==> run M: inputs <==
==> flow/design.v <==
module divider(
    input logic [15:0]  dividend,
    output logic [15:0] quotient,
    output logic [15:0] remainder
);
    localparam logic[15:0] MAGIC = 16'h000047AF;
    logic [31:0]           temp;
    logic [31:0]           q;
    logic [15:0]           diff, t;
    assign temp = MAGIC * dividend[14:0];
    assign q = temp[31:16];
    assign diff = (dividend[14:0] - q) >> 1;
    assign t = diff + q;
    assign quotient = t >> 6;
    assign remainder[14:0] = dividend[14:0] - ((quotient << 6) + (quotient << 5) + (quotient << 2));
    assign remainder[15] = dividend[15];
endmodule
module input_circuit(
    input logic clk,
    input logic rst_n,
    input logic init_i,
    input logic stop_i,
    input logic [15:0] data_i,
    input logic valid_1,
    output logic ready_1,
    output logic [15:0] data_o,
    output logic valid_2,
    input  logic ready_2,
    output logic[15:0] total_num_turns_o
);
    logic[15:0] skid_buffer;
    logic       skid_buffer_empty;
    logic       r_init;
    logic       t1_done, t2_done;
    assign t1_done = ready_1 && valid_1;
    assign t2_done = ready_2 && valid_2;
    always_ff @(posedge clk) begin
        if(!rst_n) begin
            ready_1 <= 0;
        end
        else begin
            if(r_init)
              ready_1 <= !t1_done;
            else begin
                if(!stop_i) begin
                    if(skid_buffer_empty) begin
                        if((!valid_2) || t2_done)
                          ready_1 <= 1;
                        else ready_1 <= 0;
                    end else ready_1 <= 0;
                end
                else
                    ready_1 <= 0;
            end
        end
    end
    always_ff @(posedge clk) begin
        if(!rst_n) begin
            valid_2 <= 0;
        end
        else begin
            if(r_init)
              valid_2 <= 0;
            else begin
                if(t2_done) begin
                    if(skid_buffer_empty) begin
                        if(t1_done) begin
                            data_o <= data_i;
                            valid_2 <= 1;
                        end
                        else begin
                            valid_2 <= 0;
                        end
                    end
                    else begin
                        data_o <= skid_buffer;
                        valid_2 <= 1;
                    end
                end
                else if(!valid_2) begin
                    if(t1_done) begin
                        data_o <= data_i;
                        valid_2 <= 1;
                    end
                end
            end
        end
    end
    always_ff @(posedge clk) begin
        if(!rst_n) begin
            r_init <= 0;
            skid_buffer_empty <= 1;
        end
        else begin
            if(r_init) begin
                if(t1_done) begin
                    r_init <= 0;
                    total_num_turns_o <= data_i;
                end
            end
            else begin
                if(init_i)
                    r_init <= 1;
                if(t1_done && valid_2 && !t2_done) begin
                    skid_buffer <= data_i;
                    skid_buffer_empty <= 0;
                end
                else if(!t1_done && t2_done && !skid_buffer_empty) begin
                    skid_buffer_empty <= 1;
                end
            end
        end
    end
endmodule
module dial_solver(
        input logic [15:0] val,
        input logic        valid_i,
        input logic        clk,
        input logic        rst_n,
        input logic [15:0] full_turns,
        output logic       ready,
        output logic       valid,
        output logic [31:0] password
);
    logic signed[31:0] dial;
    logic signed[31:0] old_dial;
    logic [15:0] rval;
    typedef enum logic {
        LEFT = 0,
        RIGHT = 1
    } turn_t;
    typedef enum logic[2:0]{
        IDLE,
        READY,
        CHECK_TURN,
        R_END,
        L_END
    }state_t;
    logic turn;
    state_t state;
    assign turn = rval[15];
    always_ff @(posedge clk) begin
        if(!rst_n) begin
            ready <= 0;
            password <= 0;
            dial <= 50;
            state <= IDLE;
        end
        else begin
            unique case(state)
                IDLE: begin
                    ready <= 1;
                    state <= READY;
                end
                READY: begin
                    if(valid_i) begin
                      old_dial <= dial;
                      password <= password + full_turns;
                      rval <= val;
                      state <= CHECK_TURN;
                      ready <= 0;
                    end
                end
                CHECK_TURN: begin
                    if(turn == RIGHT) begin
                      dial <= dial + rval[14:0];
                      state <= R_END;
                    end
                    else begin
                      dial <= dial - rval[14:0];
                      state <= L_END;
                    end
                end
                R_END: begin
                    if(dial > 99) begin
                        dial <= dial - 100;
                        password <= password + 1;
                    end
                    state <= READY;
                    ready <= 1;
                end
                L_END: begin
                    if(dial < 0) begin
                      dial <= dial + 100;
                    end
                    if((dial < 0 || dial == 0) && old_dial != 0)
                        password <= password + 1;
                    state <= READY;
                    ready <= 1;
                end
            endcase
        end
    end
endmodule
module top(input logic [15:0]  data_i,
           input logic         valid_i,
           input logic         clk,
           input logic         rst_n,
           output logic        ready_o,
           output logic valid_o,
           output logic [31:0] password_o);
    logic [15:0] dividend;
    logic [15:0] quotient;
    logic [15:0] remainder;
    logic        init;
    logic        stop;
    logic [31:0] turns;
    logic        ready1;
    logic        valid2, ready2;
    logic        valid3;
    logic [15:0] cnt;
    logic [15:0] total_num_turns;
    typedef enum logic[2:0] {
        IDLE,
        CHECK_TOTAL_CNT,
        ACTIVE,
        WAIT1,
        WAIT2,
        DONE
    }state_t;
    state_t state;
    always_ff @(posedge clk) begin
        if(!rst_n) begin
            state <= IDLE;
            valid_o <= 0;
            init <= 1;
            stop <= 1;
            cnt <= 0;
        end
        else begin
            unique case(state)
                IDLE: begin
                    if(valid_i && ready_o) begin
                        init <= 0;
                        state <= CHECK_TOTAL_CNT;
                    end
                end
                CHECK_TOTAL_CNT: begin
                    if(cnt == total_num_turns) begin
                        state <= DONE;
                    end
                    else begin
                        state <= ACTIVE;
                        stop <= 0;
                        init <= 0;
                    end
                end
                ACTIVE:begin
                    if(ready_o && valid_i) begin
                        cnt <= cnt + 1;
                        if(cnt + 1 == total_num_turns) begin
                            state <= WAIT1;
                            stop <= 1;
                        end
                    end
                end
                WAIT1: begin
                    state <= WAIT2;
                end
                WAIT2: begin
                    if(ready2 && !valid2) begin
                        valid_o <= 1;
                        state <= DONE;
                    end
                end
                DONE:begin
                    valid_o <= 0;
                    stop <= 1;
                    init <= 1;
                    state <= IDLE;
                end
            endcase
        end
    end
    input_circuit ic (
        .clk (clk),
        .rst_n (rst_n),
        .data_i (data_i),
        .valid_1 (valid_i),
        .ready_1 (ready_o),
        .data_o (dividend),
        .valid_2 (valid2),
        .ready_2 (ready2),
        .total_num_turns_o (total_num_turns),
        .init_i (init),
        .stop_i (stop));
    divider d(.dividend (dividend),
              .quotient (quotient),
              .remainder (remainder));
    dial_solver ds(.val (remainder),
                  .valid_i (valid2),
                  .clk (clk),
                  .rst_n (rst_n),
                  .ready (ready2),
                  .valid (valid_3),
                  .password (password_o),
                  .full_turns (quotient));
endmodule
==> flow/run.sh <==
#!/bin/bash
# the make line also repeats each setting of config.mk as NAME=value (left out here)
make -C /OpenROAD-flow-scripts/flow DESIGN_CONFIG=/design/flow/config.mk WORK_HOME=/design/flow/orfs CLKGATE_MAP_FILE= finish
==> flow/config.mk <==
export PLATFORM = sky130hd
export DESIGN_NAME = top
export DESIGN_NICKNAME = top
export VERILOG_FILES = /design/flow/design.v
export SDC_FILE = /design/flow/constraint.sdc
export NUM_CORES = 4
export LEC_CHECK = 0
export CAP_MARGIN = 20
export CORE_MARGIN = 2
export CORE_UTILIZATION = 67
export CTS_CLUSTER_DIAMETER = 390
export CTS_CLUSTER_SIZE = 91
export HOLD_SLACK_MARGIN = -0.06
export SLEW_MARGIN = 20
export TNS_END_PERCENT = 15
==> flow/constraint.sdc <==
create_clock -name core_clock -period 13.0 [get_ports {clk}]
set_input_delay 2.6000 -clock core_clock [delete_from_list [all_inputs] [get_ports {clk}]]
set_output_delay 2.6000 -clock core_clock [all_outputs]
set_load 0.01 [all_outputs]
==> inputs of run X, as changes to run M <==
ABC_AREA = 1   (was not set)
CAP_MARGIN = 40   (was 20)
CORE_UTILIZATION = 35   (was 67)
CTS_CLUSTER_DIAMETER = not set   (was 390)
CTS_CLUSTER_SIZE = not set   (was 91)
GPL_ROUTABILITY_DRIVEN = 0   (was not set)
HOLD_SLACK_MARGIN = 0.11   (was -0.06)
PLACE_DENSITY = 0.6   (was not set)
TNS_END_PERCENT = not set   (was 15)
==> inputs of run R, as changes to run M <==
ABC_AREA = 1   (was not set)
CORE_UTILIZATION = 68   (was 67)
CTS_CLUSTER_DIAMETER = 365   (was 390)
CTS_CLUSTER_SIZE = not set   (was 91)
HOLD_SLACK_MARGIN = not set   (was -0.06)
PLACE_DENSITY = 0.37   (was not set)
TNS_END_PERCENT = not set   (was 15)
==> flow/constraint.sdc (replaced) <==
create_clock -name core_clock -period 6.56 [get_ports {clk}]
set_input_delay 1.3120 -clock core_clock [delete_from_list [all_inputs] [get_ports {clk}]]
set_output_delay 1.3120 -clock core_clock [all_outputs]
set_load 0.01 [all_outputs]
==> inputs of run F, as changes to run M <==
CORE_UTILIZATION = 40   (was 67)
CTS_CLUSTER_SIZE = 48   (was 91)
TNS_END_PERCENT = not set   (was 15)
==> summary.txt <==
Physical implementation.

- Yosys stat counts 2497 cells in the synthesized netlist.
- The floorplan step defined a core boundary enclosing 53600 um2.
- The final report lists the setup-violating endpoint count as 0.
- The routed layout reports a DRC error count of 0.
- The run finished with no timing, DRC or antenna violations.
- The worst hold path belongs to the class reg -> reg.
That was run X.
==> summary.txt <==
Flow results.

- The number of unique standard cell types used by synthesis is 58.
- The stage where the run came to a stop is 5_1_grt.
- In the Yosys report the total cell count is 2497.
- The die outline height is 171 um.
- By count the netlist is led by nand2_1 (497), inv_1 (409), ha_1 (220), a21oi_1 (200), nor2_1 (179).
- The number of synthesized flops with an enable pin is 96.
- The region available for standard cell placement spans 27600 um2.
- The run stopped with a tool error.
- Buffers inserted during clock tree synthesis total 17.
That was run R.
==> summary.txt <==
Physical implementation.

- The core box area is 26800 um2.
- Checking hold timing, the worst path is listed with class reg -> reg.
- The flow ran to the end and the layout has no timing, DRC or antenna violations.
- The number of cells reported by Yosys stat comes to 2014.
- In the routed design, unresolved DRC markers number 0.
- The number of top-level design ports is 53.
- After detailed routing, the average wire length per cell comes to 18.0 um.
- In the final report, the number of endpoints failing setup comes to 0.
That was run M.
==> summary.txt <==
Physical implementation.

- The synthesis stats list as the most numerous cell ha_1.
- Multi-input combinational cells in the finished layout were counted as 1572.
- The run finished with no timing, DRC or antenna violations.
- The count of instantiated cells in the yosys netlist is 2014.
That was run F.
